==> flow/design.v <==
`timescale 1ns / 1ps
module signed_mult(a , b , out);
    output [31:0] out;
    input signed [31:0] a;
    input signed [31:0] b;
    wire signed [63:0] mult_out;
    assign mult_out = a*b;
    assign out  = {mult_out[63] , mult_out[55:25]};
endmodule
`timescale 1ns / 1ps
module Lorenz(clk , rst , en , seed_x , seed_y , seed_z , x , y , z);
    wire signed [31:0] sigma = {7'b0001010 , 25'b0};  
    wire signed [31:0] beta = {7'b0000010 , 25'b1010101010101010101010101};  
    wire signed [31:0] rho = {7'b0011100 , 25'b0};  
    wire signed [31:0] scale = {7'b0000001 , 20'b10000000001010101010};
    wire signed [31:0] dt = {7'b0 , 20'b00000001000000000000};
    parameter signed [31:0] xo = {7'b1000001 , 25'b0};  
    parameter signed [31:0] yo = {7'b0 , 25'b0001100110011001100110011};  
    parameter signed [31:0] zo = {7'b0011001 , 25'b0};  
    input wire clk;
    input wire rst;
    input wire en;
    input wire signed [31:0] seed_x;
    input wire signed [31:0] seed_y;
    input wire signed [31:0] seed_z;
    output reg signed [31:0] x;
    output reg signed [31:0] y;
    output reg signed [31:0] z;
    reg signed [26:0] dx;
    reg signed [26:0] dy;
    reg signed [26:0] dz;
    wire signed [31:0] m1 , m2 , m3 , m4 , m5 , m6 , m7 , m8 , m9;
    signed_mult sm1 (.a(m1) , .b(sigma) , .out(m2));
    signed_mult sm2 (.a(m3) , .b(m4) , .out(m5));
    signed_mult sm3 (.a(m3) , .b(y) , .out(m6));
    signed_mult sm4 (.a(m7) , .b(beta) , .out(m8));
    assign m1 = (y - x) >>> 8;
    assign m3 = x >>> 8;
    assign m4 = rho - z;
    assign m7 = z >>> 8;
    assign m9 = (y >>> 8);
    always@(posedge clk)
    begin
        if (rst)
        begin
            x <= seed_x;
            y <= seed_y;
            z <= seed_z;
        end
        else if (en)
        begin
            x <= x + m2;
            y <= y + m5 - m9;
            z <= z + m6 - m8;
        end
    end
endmodule
`timescale 1ns / 1ps
module Slowclock(
    input clk,
    input rst,
    output slowclock,
    output slowclock_rise
    );
    reg [25:0] counter;
    reg clockout;
    always@(posedge clk)
    begin
        if (rst)
        begin
            counter <= 0;
            clockout <= 0;
        end
        else if( counter == 1)
        begin
            clockout <= !clockout;        
            counter <= 0;
        end
        else
            counter <= counter + 1;
    end
    assign slowclock = clockout;
    assign slowclock_rise = (counter == 1) && !clockout;
endmodule
`timescale 1ns / 1ps
module UART_Tx1
    #(parameter CLKS_PER_BIT = 435)
    (
        input clk,
        input rst,
        input Tx_s,
        input [7:0] Tx_Data,
        output Tx_Active,
        output reg Tx_serial_out,
        output Tx_Done
    );
    localparam TX_IDLE = 3'b000;
    localparam TX_START_BIT = 3'b001;
    localparam TX_DATA_SEND = 3'b010;
    localparam TX_STOP = 3'b011;
    localparam TX_CLEAN = 3'b100;
    reg [2:0] MAIN_STATE;
    reg [9:0] clk_count;
    reg [2:0] Bit_Index;
    reg [7:0] Send_Data;
    reg       Done;
    reg       Active;
    always@(posedge clk)
    begin
        if (rst)
        begin
            MAIN_STATE <= TX_IDLE;
            clk_count <= 0;
            Bit_Index <= 0;
            Send_Data <= 0;
            Done <= 1'b0;
            Active <= 1'b0;
            Tx_serial_out <= 1'b1;
        end
        else
        case(MAIN_STATE)
            TX_IDLE:
                begin
                    Tx_serial_out <= 1'b1;
                    Done <= 1'b0;
                    clk_count <= 1'b0;
                    Bit_Index <= 1'b0;
                    if(Tx_s == 1'b1)
                        begin
                            Active <= 1'b1;
                            Send_Data <= Tx_Data;
                            MAIN_STATE <= TX_START_BIT;
                        end
                     else
                        MAIN_STATE <= TX_IDLE;
                end
            TX_START_BIT:
                begin
                    Tx_serial_out <= 1'b0;
                    if(clk_count < CLKS_PER_BIT - 1)
                        begin
                            clk_count <= clk_count + 1;
                            MAIN_STATE <= TX_START_BIT;
                        end
                    else
                        begin    
                            clk_count <= 1'b0;
                            MAIN_STATE <= TX_DATA_SEND;
                        end
                end       
            TX_DATA_SEND:
                begin
                    Tx_serial_out <= Send_Data[Bit_Index];
                    if(clk_count < CLKS_PER_BIT - 1)
                        begin
                            clk_count <= clk_count + 1;
                            MAIN_STATE <= TX_DATA_SEND;
                        end
                    else
                        begin
                            clk_count <= 1'b0;
                            if(Bit_Index < 7)
                                begin
                                    Bit_Index <= Bit_Index + 1;
                                    MAIN_STATE <= TX_DATA_SEND;
                                end
                            else
                                begin
                                    Bit_Index <= 1'b0;
                                    MAIN_STATE <= TX_STOP;
                                end
                        end
                end
            TX_STOP:
                begin
                    Tx_serial_out <= 1'b1;
                    if(clk_count < CLKS_PER_BIT - 1)
                        begin
                            clk_count <= clk_count + 1;
                            MAIN_STATE <= TX_STOP;
                        end
                    else
                        begin
                            Done <= 1'b1;
                            clk_count <= 1'b0;
                            MAIN_STATE <= TX_CLEAN;
                            Active <= 1'b0;
                        end    
                end
            TX_CLEAN:
                begin
                    Done <= 1'b1;
                    MAIN_STATE <= TX_IDLE;
                end
            default:
                MAIN_STATE <= TX_IDLE;    
        endcase
    end
    assign Tx_Active = Active;
    assign Tx_Done = Done;
endmodule
`timescale 1ns / 1ps
module delta_sigma_dac(clk, rst, PWM_in, PWM_out);
input wire clk;
input wire rst;
input wire [15:0] PWM_in;
output reg PWM_out;
reg [16:0] PWM_accumulator;
wire [16:0] PWM_sum = PWM_accumulator + PWM_in;
always @(posedge clk) 
begin
     if (rst)
     begin
          PWM_accumulator <= 0;
          PWM_out <= 0;
     end
     else
     begin
          PWM_out <= PWM_sum[16];
          PWM_accumulator <= {1'b0, PWM_sum[15:0]};
     end
end 
endmodule
`timescale 1ns / 1ps
module Lorenz3D(
    clk,
    rst,
    seed_x,
    seed_y,
    seed_z,
    pinX,
    pinY,
    pinZ,
	serial_data,
    x,
    y,
    z
    );
	input wire clk;
    input wire rst;
    input wire [31:0] seed_x;
    input wire [31:0] seed_y;
    input wire [31:0] seed_z;
    output wire pinX;
    output wire pinY;
    output wire pinZ;
    output wire serial_data;
    output wire [31:0] x;
    output wire [31:0] y;
    output wire [31:0] z;
    reg [2:0] i;
    wire [7:0] inputdata;
    wire       done_bit;
    reg        start;
    wire       active;
    wire       out_serial;
    reg        triger;
    reg [3:0] count;
	wire signed [31:0] xm , ym , zm;
	wire signed [31:0] scale = {7'b0001001 , 25'b0000001111010111000010100};
	reg [31:0] key; 
	reg [2:0]  i_n;
	reg        start_n;
	reg        triger_n;
	reg [31:0] key_n;
	wire slowclock;
	wire slowclock_rise;
	Slowclock clock ( .clk(clk), .rst(rst), .slowclock(slowclock), .slowclock_rise(slowclock_rise));
    Lorenz  L1(
     .clk(clk),
     .rst(rst),
     .en(slowclock_rise),
     .seed_x(seed_x),
     .seed_y(seed_y),
     .seed_z(seed_z),
     .x(x),
     .y(y),
     .z(z)
    );
	UART_Tx1  #(435) U1 ( .clk(clk), .rst(rst), .Tx_s(start), .Tx_Data(inputdata), .Tx_Active(active),  .Tx_serial_out(out_serial), .Tx_Done(done_bit));
	always@(posedge clk)
    begin
        i_n = i;
        start_n = start;
        triger_n = triger;
        key_n = key;
        if(done_bit == 1'b1)
        begin
            i_n = i_n + 1;
        end
        if( i_n == 3'b000 && triger_n == 1'b1)
        begin
            key_n = x;            
            start_n = 1;
            triger_n = 0;
        end
        if(i_n == 3'b100)
        begin
            i_n = 0;
            triger_n = 1;
        end
        if (rst)
        begin
            i <= 0;
            start <= 0;
            triger <= 1;
        end
        else
        begin
            i <= i_n;
            start <= start_n;
            triger <= triger_n;
            key <= key_n;
        end
    end
	delta_sigma_dac d1 (.clk(clk), .rst(rst), .PWM_in(x[31:9]), .PWM_out(pinX));
    delta_sigma_dac d2 (.clk(clk), .rst(rst), .PWM_in(y[31:9]), .PWM_out(pinY));
	delta_sigma_dac d3 (.clk(clk), .rst(rst), .PWM_in(z[31:9]), .PWM_out(pinZ));
	signed_mult sm1 (.a(x) , .b(scale) , .out(xm));
	signed_mult sm2 (.a(y) , .b(scale) , .out(ym));
	signed_mult sm3 (.a(z) , .b(scale) , .out(zm));
	assign serial_data = out_serial;
    assign inputdata = key[((i + 1) * 8 - 1) -: 8];
endmodule
export LEC_CHECK = 0
export CAP_MARGIN = 0
export CORE_MARGIN = 2
export CORE_UTILIZATION = 72
export CTS_CLUSTER_SIZE = 25
export HOLD_SLACK_MARGIN = 0.3
export MAX_ROUTING_LAYER = met5
export SETUP_SLACK_MARGIN = 0.6
export SLEW_MARGIN = 40
export TNS_END_PERCENT = 60
create_clock -name core_clock -period 11.1 [get_ports {clk}]
run.sh (not shown) runs the stock make flow with config.mk's settings and CLKGATE_MAP_FILE=.
The first run ran to the end with violations: setup timing.
Then changed:
Settings changed: CAP_MARGIN 0 to 20, CORE_UTILIZATION 72 to 58, CTS_CLUSTER_SIZE 25 to not set, HOLD_SLACK_MARGIN 0.3 to not set, MAX_ROUTING_LAYER met5 to not set, SETUP_SLACK_MARGIN 0.6 to not set, SLEW_MARGIN 40 to 20, TNS_END_PERCENT 60 to not set.
Clock period 11.1 ns to 13.2 ns, I/O delays scaled along.
The new run went through all stages and came out clean.
Worst setup slack is better by 1.3 ns.
First-iteration DRC count falls by 21%.
Routed wire length drops by 5.3%.
Then changed:
Settings changed: CORE_UTILIZATION 58 to 25.
Clock period 13.2 ns to 14.1 ns, I/O delays scaled along.
=> Wire length goes up by 4.0%; synthesized cell count does not change; global-route usage came out lower by 21 points; first-iteration DRC count drops by 23%; maximum frequency shrinks by 5.2%.
Then changed:
Settings changed: CORE_UTILIZATION 25 to 70, MAX_ROUTING_LAYER set to met4.
Clock period 14.1 ns to 9.5 ns, I/O delays scaled along.
Effect: Now the flow finished but fails on setup timing. Final area increases by about 7%. Critical path depth goes up by 4. Area after synthesis is unchanged.

---

yarrow:
Starts from the design.v that is shown in full above.
clock: 10.9 ns
lec_check: 0
cap_margin: 20
core_margin: 2
core_utilization: 71
cts_cluster_size: 14
max_routing_layer: met4
setup_slack_margin: 1.27
slew_margin: 20
STATUS run=yarrow STAGES=ALL_DONE FINAL_CHECKS=FAILED CAUSE=max-capacitance violations, max-slew violations, negative setup slack
## Diff of input files: raven against yarrow
- CORE_UTILIZATION changed from 71 to 70
- SETUP_SLACK_MARGIN changed from 1.27 to 3.75
- the clock period (ns, I/O delays scaled along) changed from 10.9 to 14.0
Findings:
Between raven and yarrow, it is raven whose critical path depth is lower, by about 10%. Max share of the cycle needed by the critical path after routing across yarrow and raven: yarrow. In the reports for yarrow and raven, the larger final non-filler cell total belongs to yarrow. raven ran to completion and came out clean on the timing, design-rule and antenna checks. Diff yarrow and raven: actual slew at the worst max-slew pin lower in raven.
The inputs of sierra differ from those of raven as listed below.
- GPL_TIMING_DRIVEN newly set to 0
- CORE_ASPECT_RATIO newly set to 1.03
- SETUP_SLACK_MARGIN removed (was 3.75)
- MIN_ROUTING_LAYER newly set to met1
- CTS_CLUSTER_SIZE removed (was 14)
- CORE_UTILIZATION changed from 70 to 40
- the clock period (ns, I/O delays scaled along) changed from 14.0 to 20.0
[summary]
- sierra vs raven, number of rows created at floorplan went up by 42.
- Having completed the whole flow, sierra delivered a layout that passed the timing, design-rule and antenna checks.
- met3 demand-to-capacity share in global routing sits lower in sierra than in raven.
- The lower global-route usage over all layers came out of sierra.
- Total CTS buffers, sierra and raven, lower one = sierra.
- Changes observed in sierra relative to raven: count of buffers from port buffering has decreased, total number of cells along the worst setup path now sits higher, overall die area increased about 70%, number of levels the H-tree was split into has decreased.
The inputs of xenon differ from those of sierra as listed below.
- MAX_ROUTING_LAYER now met5, was met4
- CTS_CLUSTER_DIAMETER now 308, previously not set
- SETUP_SLACK_MARGIN now -0.43, previously not set
- GPL_TIMING_DRIVEN now 1, was 0
## What came out
xenon: share of final layout cell area taken by clock buffers and inverters 0.35 points above sierra. Compared with sierra, xenon shows core utilization lower by 0.17 points. Of xenon and sierra, xenon shows the lower global-route usage, with sierra above it. xenon — synthesis-to-finish area growth 0.41 points lower, sierra as reference. Taking sierra as the reference, in xenon detailed-route wire length went down by 13%; critical path depth now sits lower; setup slack now larger; cell area -320 sq um. Final-layout clock buffer total is higher on xenon. xenon vs sierra — worst path buffer plus inverter count dropped 1.
For fjord, these inputs were changed with respect to xenon:
- SETUP_SLACK_MARGIN no longer set, was -0.43
- CTS_CLUSTER_DIAMETER now 41, was 308
- CORE_UTILIZATION now 66, was 40
- CORE_ASPECT_RATIO no longer set, was 1.03
- CTS_CLUSTER_SIZE now 39, previously not set
- GPL_TIMING_DRIVEN no longer set, was 1
- MAX_ROUTING_LAYER no longer set, was met5
- MIN_ROUTING_LAYER no longer set, was met1
- the clock period (ns, I/O delays scaled along) now 13.2, was 20.0
## What came out
[fjord] total global-route track usage rose 17 points relative to xenon
xenon has a lower insertion delay of the later-clocked pin in the worst-skew pair than fjord.
[compare] base=xenon new=fjord: final worst hold slack dropped 0.021 ns, area of the die went down 0.077 sq mm, portion of the clock cycle consumed by the worst path in the final layout higher, met2 routing resource usage after global routing increased 22 points.
Diff xenon and fjord: largest driver fanout on the critical path higher in xenon
Relative to fjord, the following input files were edited for willow:
- changing CORE_UTILIZATION from 66 to 72
- setting SETUP_SLACK_MARGIN to 3.28 for the first time
- setting PLACE_DENSITY to 0.73 for the first time
## What came out
Final critical path time including I/O delays and setup improves in willow relative to fjord.
| fmax | willow vs fjord | about 6.4% higher |
In willow, clock buffer count from CTS is lower than in fjord.
Re number of stages on the worst setup path: fjord and willow aren't equal, and the higher value belongs to willow.
The die used by willow is smaller than the one used by fjord.
Comparing fjord against willow, there is no change at all in proportion of synthesized flip-flops having asynchronous set or reset.

---

// Lorenz3D: RTL as listed in full above, without the edits since
export LEC_CHECK = 0
export CAP_MARGIN = 20
export CORE_MARGIN = 2
export CORE_UTILIZATION = 72
export CTS_CLUSTER_SIZE = 21
export MAX_ROUTING_LAYER = met4
export SLEW_MARGIN = 20
create_clock -name core_clock -period 11.2 [get_ports {clk}]
The first run finished but failed the layout checks on negative setup slack.
Then changed:
- CTS_CLUSTER_SIZE: 21 -> 90
- PLACE_DENSITY_LB_ADDON: not set -> 0.02
- SETUP_SLACK_MARGIN: not set -> 3.3
- TNS_END_PERCENT: not set -> 40
- clock period: 11.2 -> 11.3 ns (I/O delays scaled with it)
=> The changed run completed, yet does not pass: negative setup slack; clock-buffer cell count does not change; cell count is higher by 0.71%; design area came out higher by 3.0%.
Then changed:
- CORE_UTILIZATION: 72 -> 40
- CTS_CLUSTER_SIZE: 90 -> not set
- MAX_ROUTING_LAYER: met4 -> not set
- PLACE_DENSITY_LB_ADDON: 0.02 -> not set
- SETUP_SLACK_MARGIN: 3.3 -> not set
- TNS_END_PERCENT: 40 -> not set
- clock period: 11.3 -> 22.7 ns (I/O delays scaled with it)
Effect: Now the flow completed with no timing, DRC or antenna violations. Routed wire length is lower by 8.1%. Final area drops by 6.3%. First-iteration DRC count fell by 39%. Critical path depth goes up by 3. Count of clock-buffer cells in the layout falls by 5. Register-to-register slack gains 9.0 ns. Setup slack is better by 9.0 ns. Hold slack is worse by 0.034 ns.
Then changed:
- CORE_UTILIZATION: 40 -> 71
- CTS_CLUSTER_SIZE: not set -> 47
- clock period: 22.7 -> 15.7 ns (I/O delays scaled with it)
Outcome: Critical path depth shrinks by 6; core utilization grows by 33 points; global-route usage grows by 21 points; routed wire length grows by about 1.7%; worst hold slack improved by 0.012 ns.
Then changed:
- CORE_UTILIZATION: 71 -> 72
- HOLD_SLACK_MARGIN: not set -> 0.29
- PLACE_DENSITY_LB_ADDON: not set -> 0.28
- SETUP_SLACK_MARGIN: not set -> 2.71
Cell area barely changes.
Fmax came out higher by 17%.
Worst setup slack improves by 2.2 ns.
Clock skew is higher by 0.0058 ns.
Flip-flop count stays the same.
Final cell count hardly moves.
Count of clock-buffer cells in the layout increases by 3.
